## Top
module Top(
	input  clk,
	input  rst,
	output pwm_left_out,
	output pwm_right_out,
	output [3:0] ctr_dir_out,
	output [2:0] led,
	input  [1:0]hwsignal,
	output [1:0]leds_hw,
	output wire [2:0] led_pwm_ctr,
	output Trig,
	input Echo,
	output En_tag,
	output csb_En_negedge,
	input Rx,
	output Tx,
	output [7:0] data,
	output [7:0] seg_slect
    );
	wire [2:0]hw_ctr;
	wire [2:0]ctr;
	wire [2:0]bl_ctr;
	wire csb_En;                    
	wire bl_En;
	wire [2:0]csb_ctr;
	wire [2:0]middctr;
	PWM pwm(.clk(clk),
				.rst(rst),
				.ctr(ctr),
				.pwm_left_out(pwm_left_out),
				.pwm_right_out(pwm_right_out),
				.ctr_dir_out(ctr_dir_out));
	HongWai hw(.clk(clk),
					.rst(rst),
					.ctr(hw_ctr),
					.hwsignal(hwsignal),
					.leds_hw(leds_hw));
	ChaoShengBo csb(.clk(clk),
					.rst(rst),
					.ctr(csb_ctr),
					.En_o(csb_En),
					.En_negedge_o(csb_En_negedge),
					.Trig(Trig),
					.Echo(Echo),
					.hwsignal(hwsignal),
					.En_tag(En_tag)
					);
	Bluetooth bt(.clk(clk),
					.rst(rst),
					.Rx(Rx),
					.Tx(Tx),
					.seg_data(data),
					.seg_slect(seg_slect),
					.bl_ctr(bl_ctr),
					.bl_En(bl_En));
		assign middctr=(csb_En|csb_En_negedge)?csb_ctr:hw_ctr;
		assign ctr=bl_En?bl_ctr:middctr;
		assign led_pwm_ctr=csb_ctr;
		assign led=ctr;
endmodule
clock: 4.43 ns
lec_check: 0
cap_margin: 20
core_aspect_ratio: 0.89
core_margin: 2
core_utilization: 72
cts_cluster_diameter: 352
cts_cluster_size: 50
place_density_lb_addon: 0.0
setup_slack_margin: 1.3
slew_margin: 20
run.sh (not shown) runs the stock make flow with config.mk's settings and CLKGATE_MAP_FILE=.
The first run aborted during global routing (5_1_grt).
==> next run, changes <==
--- a/flow/config.mk
+++ b/flow/config.mk
@@ -9 +8,0 @@
-export CORE_ASPECT_RATIO = 0.89
@@ -12,2 +10,0 @@
-export CTS_CLUSTER_DIAMETER = 352
-export CTS_CLUSTER_SIZE = 50
This time the run ended with an error in clock tree synthesis (4_1_cts), error DPL-0033.
Synthesized cell count stays the same.
Die area hardly moves.
Area after synthesis stays the same.
==> next run, changes <==
--- a/flow/config.mk
+++ b/flow/config.mk
@@ -10,3 +10,2 @@
-export CORE_UTILIZATION = 72
-export PLACE_DENSITY_LB_ADDON = 0.0
-export SETUP_SLACK_MARGIN = 1.3
+export CORE_UTILIZATION = 42
+export PLACE_DENSITY = 0.6
==> flow/constraint.sdc (replaced) <==
create_clock -name core_clock -period 8.99 [get_ports {clk}]
set_input_delay 1.7980 -clock core_clock [delete_from_list [all_inputs] [get_ports {clk}]]
set_output_delay 1.7980 -clock core_clock [all_outputs]
set_load 0.01 [all_outputs]
What happened: The new run ran to the end with no violations. Synthesized cell count does not change. Area after synthesis is unchanged. Die area increases by 69%.
==> next run, changes <==
--- a/flow/config.mk
+++ b/flow/config.mk
@@ -7,0 +8 @@
+export ABC_AREA = 1
@@ -10,2 +11,4 @@
-export CORE_UTILIZATION = 42
-export PLACE_DENSITY = 0.6
+export CORE_UTILIZATION = 72
+export CTS_CLUSTER_SIZE = 73
+export MAX_ROUTING_LAYER = met4
+export PLACE_DENSITY = 0.35
==> flow/constraint.sdc (replaced) <==
create_clock -name core_clock -period 4.99 [get_ports {clk}]
set_input_delay 0.9980 -clock core_clock [delete_from_list [all_inputs] [get_ports {clk}]]
set_output_delay 0.9980 -clock core_clock [all_outputs]
set_load 0.01 [all_outputs]
Effect: This time the run completed and failed the layout checks on setup timing. Worst setup slack gets worse by 3.0 ns. Power grows by 79%. Fmax grows by 14%. Worst hold slack gets better by 0.012 ns. Routed wire length grows by 110%. Sequential power grows by 80%. Area after synthesis grows by 2.6%. Sequential cell count does not change. Register-to-register slack gets worse by 3.0 ns.
==> next run, changes <==
--- a/flow/config.mk
+++ b/flow/config.mk
@@ -12,3 +12,3 @@
-export CTS_CLUSTER_SIZE = 73
-export MAX_ROUTING_LAYER = met4
-export PLACE_DENSITY = 0.35
+export CTS_CLUSTER_SIZE = 14
+export PLACE_DENSITY_LB_ADDON = 0.15
+export SETUP_SLACK_MARGIN = 1.3
==> flow/constraint.sdc (replaced) <==
create_clock -name core_clock -period 4.43 [get_ports {clk}]
set_input_delay 0.8860 -clock core_clock [delete_from_list [all_inputs] [get_ports {clk}]]
set_output_delay 0.8860 -clock core_clock [all_outputs]
set_load 0.01 [all_outputs]
- The new run stopped in clock tree synthesis (4_1_cts) (DPL-0038)
- area after synthesis does not change
- die area does not change
- synthesized cell count does not change

========
Top again, from the RTL that the note above started with.
export LEC_CHECK = 0
export ABC_AREA = 1
export CAP_MARGIN = 20
export CORE_MARGIN = 2
export CORE_UTILIZATION = 72
export CTS_CLUSTER_DIAMETER = 379
export CTS_CLUSTER_SIZE = 15
export SETUP_SLACK_MARGIN = -0.25
export SLEW_MARGIN = 5
create_clock -name core_clock -period 4.99 [get_ports {clk}]
The starting point finished but fails on negative setup slack.
Rerun with:
- CORE_UTILIZATION: 72 -> 70
- CTS_CLUSTER_DIAMETER: 379 -> unset
- CTS_CLUSTER_SIZE: 15 -> unset
- PLACE_DENSITY: unset -> 0.6
- SETUP_SLACK_MARGIN: -0.25 -> unset
- SLEW_MARGIN: 5 -> 20
- clock period: 4.99 -> 5.6 ns (I/O delays scaled with it)
=>
- With this change the flow passed the timing, design-rule and antenna checks
- clock power went up by 22%
- worst setup slack gains 0.85 ns
- sequential power went down by 11%
- non-clock buffer count went down by 188
- combinational power went down by 21%
- fmax went up by 4.5%
- register-to-register slack gains 0.85 ns
- total power went up by 1.5%
- sequential share of layout area went up by 2.4 points
Rerun with:
- CORE_ASPECT_RATIO: unset -> 0.5
- CTS_CLUSTER_SIZE: unset -> 98
- SETUP_SLACK_MARGIN: unset -> 0.71
After rerunning:
- With this change the flow did not get past global routing, error GRT-0232
- die area hardly moves
- synthesized area stays the same
- synthesized cell count stays the same
Rerun with:
- ABC_AREA: 1 -> unset
- CORE_ASPECT_RATIO: 0.5 -> unset
- CORE_UTILIZATION: 70 -> 40
- CTS_CLUSTER_SIZE: 98 -> unset
- SETUP_SLACK_MARGIN: 0.71 -> unset
- clock period: 5.6 -> 8.99 ns (I/O delays scaled with it)
=>
- With this change the flow went through all stages and came out clean
- die area climbs by 68%
- synthesized area shrinks by 2.5%
- synthesized cell count fell by 17%
Power is estimated from default activity; no workload was simulated.
